==> run a <==
==> flow/design.v <==
module distorter_pipelined_368 #(parameter INT_WIDTH = 4,
                                 FRACT_WIDTH = 12,
                                 DATA_WIDTH = INT_WIDTH + FRACT_WIDTH)
                                (input wire clk_368,
                                 input wire rst_n,
                                 input wire signed [DATA_WIDTH-1 : 0] in_r,
                                 input wire signed [DATA_WIDTH-1 : 0] in_i,
                                 input wire signed [DATA_WIDTH-1 : 0] a10_r,
                                 input wire signed [DATA_WIDTH-1 : 0] a10_i,
                                 input wire signed [DATA_WIDTH-1 : 0] a30_r,
                                 input wire signed [DATA_WIDTH-1 : 0] a30_i,
                                 input wire signed [DATA_WIDTH-1 : 0] a50_r,
                                 input wire signed [DATA_WIDTH-1 : 0] a50_i,
                                 output reg signed [DATA_WIDTH-1 : 0] out_r,
                                 output reg signed [DATA_WIDTH-1 : 0] out_i);
    wire signed [2*DATA_WIDTH-1 : 0] xin_r, xin_i;
    wire signed [DATA_WIDTH-1 : 0] xin_trunc_r, xin_trunc_i;
    wire signed [DATA_WIDTH-1 : 0] abs_squared;
    wire signed [2*DATA_WIDTH-1 : 0] abs_pwr_four;
    wire signed [DATA_WIDTH-1 : 0] abs_pwr_four_trunc;
    wire signed [2*DATA_WIDTH-1 : 0] half_mul1_r;
    wire signed [DATA_WIDTH-1 : 0] half_mul1_trunc_r;
    wire signed [2*DATA_WIDTH-1 : 0] half_mul1_i;
    wire signed [DATA_WIDTH-1 : 0] half_mul1_trunc_i;
    wire signed [DATA_WIDTH-1 : 0] add1_r;
    wire signed [DATA_WIDTH-1 : 0] add1_i;
    wire signed [2*DATA_WIDTH-1 : 0] half_mul2_r;
    wire signed [DATA_WIDTH-1 : 0] half_mul2_trunc_r;
    wire signed [2*DATA_WIDTH-1 : 0] half_mul2_i;
    wire signed [DATA_WIDTH-1 : 0] half_mul2_trunc_i;
    wire signed [DATA_WIDTH-1 : 0] add2_r;
    wire signed [DATA_WIDTH-1 : 0] add2_i;
    wire signed [2*DATA_WIDTH-1 : 0] mul1;
    wire signed [DATA_WIDTH-1 : 0] mul1_trunc;
    wire signed [2*DATA_WIDTH-1 : 0] mul2;
    wire signed [DATA_WIDTH-1 : 0] mul2_trunc;
    wire signed [2*DATA_WIDTH-1 : 0] mul3;
    wire signed [DATA_WIDTH-1 : 0] mul3_trunc;
    wire signed [2*DATA_WIDTH-1 : 0] mul4;
    wire signed [DATA_WIDTH-1 : 0] mul4_trunc;
    reg signed [DATA_WIDTH-1 : 0] in_r_reg1, in_i_reg1, in_r_reg2, in_i_reg2, in_r_reg3, in_i_reg3, in_r_reg4, in_i_reg4;
    wire signed [DATA_WIDTH-1 : 0] out_r_comb, out_i_comb;
    reg signed [DATA_WIDTH-1 : 0] a10_r_reg1, a10_i_reg1, a10_r_reg2, a10_i_reg2, a10_r_reg3, a10_i_reg3;
    reg signed [DATA_WIDTH-1 : 0] a30_r_reg1, a30_i_reg1, a30_r_reg2, a30_i_reg2;
    reg signed [DATA_WIDTH-1 : 0] a50_r_reg1, a50_i_reg1, a50_r_reg2, a50_i_reg2, a50_r_reg3, a50_i_reg3;
    reg signed [DATA_WIDTH-1 : 0] abs_squared_reg;
    reg signed [DATA_WIDTH-1 : 0] half_mul1_trunc_r_reg, half_mul1_trunc_i_reg;
    reg signed [DATA_WIDTH-1 : 0] abs_pwr_four_trunc_reg;
    reg signed [DATA_WIDTH-1 : 0] add1_r_reg, add1_i_reg;
    reg signed [DATA_WIDTH-1 : 0] half_mul2_trunc_r_reg, half_mul2_trunc_i_reg;
    reg signed [DATA_WIDTH-1 : 0] add2_r_reg;
    reg signed [DATA_WIDTH-1 : 0] add2_i_reg;
    reg signed [DATA_WIDTH-1 : 0] in_r_reg5, in_i_reg5;
    always@(posedge clk_368 or negedge rst_n)
    begin
        if (!rst_n)
        begin
            in_r_reg1              <= 'd0;
            in_i_reg1              <= 'd0;
            in_r_reg2              <= 'd0;
            in_i_reg2              <= 'd0;
            in_r_reg3              <= 'd0;
            in_i_reg3              <= 'd0;
            in_r_reg4              <= 'd0;
            in_i_reg4              <= 'd0;
            out_r                  <= 'd0;
            out_i                  <= 'd0;
            a10_r_reg1             <= 'd0;
            a10_i_reg1             <= 'd0;
            a10_r_reg2             <= 'd0;
            a10_i_reg2             <= 'd0;
            a10_r_reg3             <= 'd0;
            a10_i_reg3             <= 'd0;
            a30_r_reg1             <= 'd0;
            a30_i_reg1             <= 'd0;
            a30_r_reg2             <= 'd0;
            a30_i_reg2             <= 'd0;
            a50_r_reg1             <= 'd0;
            a50_i_reg1             <= 'd0;
            a50_r_reg2             <= 'd0;
            a50_i_reg2             <= 'd0;
            a50_r_reg3             <= 'd0;
            a50_i_reg3             <= 'd0;
            abs_squared_reg        <= 'd0;
            half_mul1_trunc_r_reg  <= 'd0;
            half_mul1_trunc_i_reg  <= 'd0;
            abs_pwr_four_trunc_reg <= 'd0;
            add1_r_reg             <= 'd0;
            add1_i_reg             <= 'd0;
            half_mul2_trunc_r_reg  <= 'd0;
            half_mul2_trunc_i_reg  <= 'd0;
            add2_r_reg             <= 'd0;
            add2_i_reg             <= 'd0;
            in_r_reg5              <= 'd0;
            in_i_reg5              <= 'd0;
        end
        else
        begin
            in_r_reg1              <= in_r;
            in_i_reg1              <= in_i;
            in_r_reg2              <= in_r_reg1;
            in_i_reg2              <= in_i_reg1;
            in_r_reg3              <= in_r_reg2;
            in_i_reg3              <= in_i_reg2;
            in_r_reg4              <= in_r_reg3;
            in_i_reg4              <= in_i_reg3;
            out_r                  <= out_r_comb;
            out_i                  <= out_i_comb;
            a10_r_reg1             <= a10_r;
            a10_i_reg1             <= a10_i;
            a10_r_reg2             <= a10_r_reg1;
            a10_i_reg2             <= a10_i_reg1;
            a10_r_reg3             <= a10_r_reg2;
            a10_i_reg3             <= a10_i_reg2;
            a30_r_reg1             <= a30_r;
            a30_i_reg1             <= a30_i;
            a30_r_reg2             <= a30_r_reg1;
            a30_i_reg2             <= a30_i_reg1;
            a50_r_reg1             <= a50_r;
            a50_i_reg1             <= a50_i;
            a50_r_reg2             <= a50_r_reg1;
            a50_i_reg2             <= a50_i_reg1;
            a50_r_reg3             <= a50_r_reg2;
            a50_i_reg3             <= a50_i_reg2;
            abs_squared_reg        <= abs_squared;
            half_mul1_trunc_r_reg  <= half_mul1_trunc_r;
            half_mul1_trunc_i_reg  <= half_mul1_trunc_i;
            abs_pwr_four_trunc_reg <= abs_pwr_four_trunc;
            add1_r_reg             <= add1_r;
            add1_i_reg             <= add1_i;
            half_mul2_trunc_r_reg  <= half_mul2_trunc_r;
            half_mul2_trunc_i_reg  <= half_mul2_trunc_i;
            add2_r_reg             <= add2_r;
            add2_i_reg             <= add2_i;
            in_r_reg5              <= in_r_reg4;
            in_i_reg5              <= in_i_reg4;
        end
    end
    assign xin_r       = in_r_reg1 * in_r_reg1;
    assign xin_trunc_r = xin_r >> (FRACT_WIDTH);
    assign xin_i       = in_i_reg1 * in_i_reg1;
    assign xin_trunc_i = xin_i >> (FRACT_WIDTH);
    assign abs_squared = xin_trunc_r + xin_trunc_i;
    assign abs_pwr_four       = abs_squared_reg * abs_squared_reg;
    assign abs_pwr_four_trunc = abs_pwr_four >> (FRACT_WIDTH);
    assign half_mul1_r       = abs_squared_reg * a30_r_reg2;
    assign half_mul1_trunc_r = half_mul1_r >> (FRACT_WIDTH);
    assign half_mul1_i       = abs_squared_reg * a30_i_reg2;
    assign half_mul1_trunc_i = half_mul1_i >> (FRACT_WIDTH);
    assign add1_r = half_mul1_trunc_r_reg + a10_r_reg3;
    assign add1_i = half_mul1_trunc_i_reg + a10_i_reg3;
    assign half_mul2_r       = abs_pwr_four_trunc_reg * a50_r_reg3;
    assign half_mul2_trunc_r = half_mul2_r >> (FRACT_WIDTH);
    assign half_mul2_i       = abs_pwr_four_trunc_reg * a50_i_reg3;
    assign half_mul2_trunc_i = half_mul2_i >> (FRACT_WIDTH);
    assign add2_r = half_mul2_trunc_r_reg + add1_r_reg;
    assign add2_i = half_mul2_trunc_i_reg + add1_i_reg;
    assign mul1       = add2_r_reg * in_r_reg5;
    assign mul1_trunc = mul1 >> (FRACT_WIDTH);
    assign mul2       = add2_i_reg * in_i_reg5;
    assign mul2_trunc = mul2 >> (FRACT_WIDTH);
    assign mul3       = add2_r_reg * in_i_reg5;
    assign mul3_trunc = mul3 >> (FRACT_WIDTH);
    assign mul4       = add2_i_reg * in_r_reg5;
    assign mul4_trunc = mul4 >> (FRACT_WIDTH);
    assign out_r_comb = mul1_trunc - mul2_trunc;
    assign out_i_comb = mul3_trunc + mul4_trunc;
endmodule
==> flow/run.sh <==
#!/bin/bash
# the make line also repeats each setting of config.mk as NAME=value (left out here)
make -C /OpenROAD-flow-scripts/flow DESIGN_CONFIG=/design/flow/config.mk WORK_HOME=/design/flow/orfs CLKGATE_MAP_FILE= finish
==> flow/config.mk <==
export PLATFORM = sky130hd
export DESIGN_NAME = distorter_pipelined_368
export DESIGN_NICKNAME = distorter_pipelined_368
export VERILOG_FILES = /design/flow/design.v
export SDC_FILE = /design/flow/constraint.sdc
export NUM_CORES = 4
export LEC_CHECK = 0
export CAP_MARGIN = 0
export CORE_MARGIN = 2
export CORE_UTILIZATION = 72
export CTS_CLUSTER_SIZE = 72
export HOLD_SLACK_MARGIN = 0.29
export PLACE_DENSITY_LB_ADDON = 0.01
export SETUP_SLACK_MARGIN = 2.01
export SLEW_MARGIN = 20
==> flow/constraint.sdc <==
create_clock -name core_clock -period 6.86 [get_ports {clk_368}]
set_input_delay 1.3720 -clock core_clock [delete_from_list [all_inputs] [get_ports {clk_368}]]
set_output_delay 1.3720 -clock core_clock [all_outputs]
set_load 0.01 [all_outputs]
==> inputs of run b, as changes to run a <==
- CAP_MARGIN: 0 -> 20
- CORE_UTILIZATION: 72 -> 70
- CTS_CLUSTER_DIAMETER: default -> 93
- CTS_CLUSTER_SIZE: 72 -> default
- HOLD_SLACK_MARGIN: 0.29 -> default
- PLACE_DENSITY_LB_ADDON: 0.01 -> default
- SETUP_SLACK_MARGIN: 2.01 -> 0.74
==> flow/constraint.sdc (replaced) <==
create_clock -name core_clock -period 3.68 [get_ports {clk_368}]
set_input_delay 0.7360 -clock core_clock [delete_from_list [all_inputs] [get_ports {clk_368}]]
set_output_delay 0.7360 -clock core_clock [all_outputs]
set_load 0.01 [all_outputs]
==> results <==
| item | run b | run a |
|---|---|---|
| Number of vias per cell | 5.55 | 5.69 |
| Placed cell count | 14700 | 14000 |
| Slack of the critical path | -3730 ps | -536 ps |
| Routed wire length on met3 | 26.5 mm | 28.8 mm |
| Initial antenna violation count | 31 | 20 |
| Post-Place Cell Area | 127000 um2 | 122000 um2 |
| Setup skew after layout | 32.4 ps | 53.9 ps |
| Clk cell area share | 0.0204 | 0.0190 |
| Outcome | failed layout checks | failed layout checks |
| Violated checks | setup timing | setup timing |
| Total length of routed met2 wires | 154 mm | 150 mm |
| Global-route wire length before repair | 497 mm | 487 mm |
| WL final | 315 mm | 312 mm |
| Fraction of area in multi-input gates | 0.635 | 0.660 |
| Sequential cell area share | 0.113 | 0.118 |
| Hold WS | 151 ps | 318 ps |
| Routed via count | 83700 | 82100 |
| Setup-violating endpoint count in the final report | 128 | 22 |
| Fraction of area in non-clock buffers | 0.129 | 0.0965 |
| Number of warnings in the stage logs | 43 | 48 |
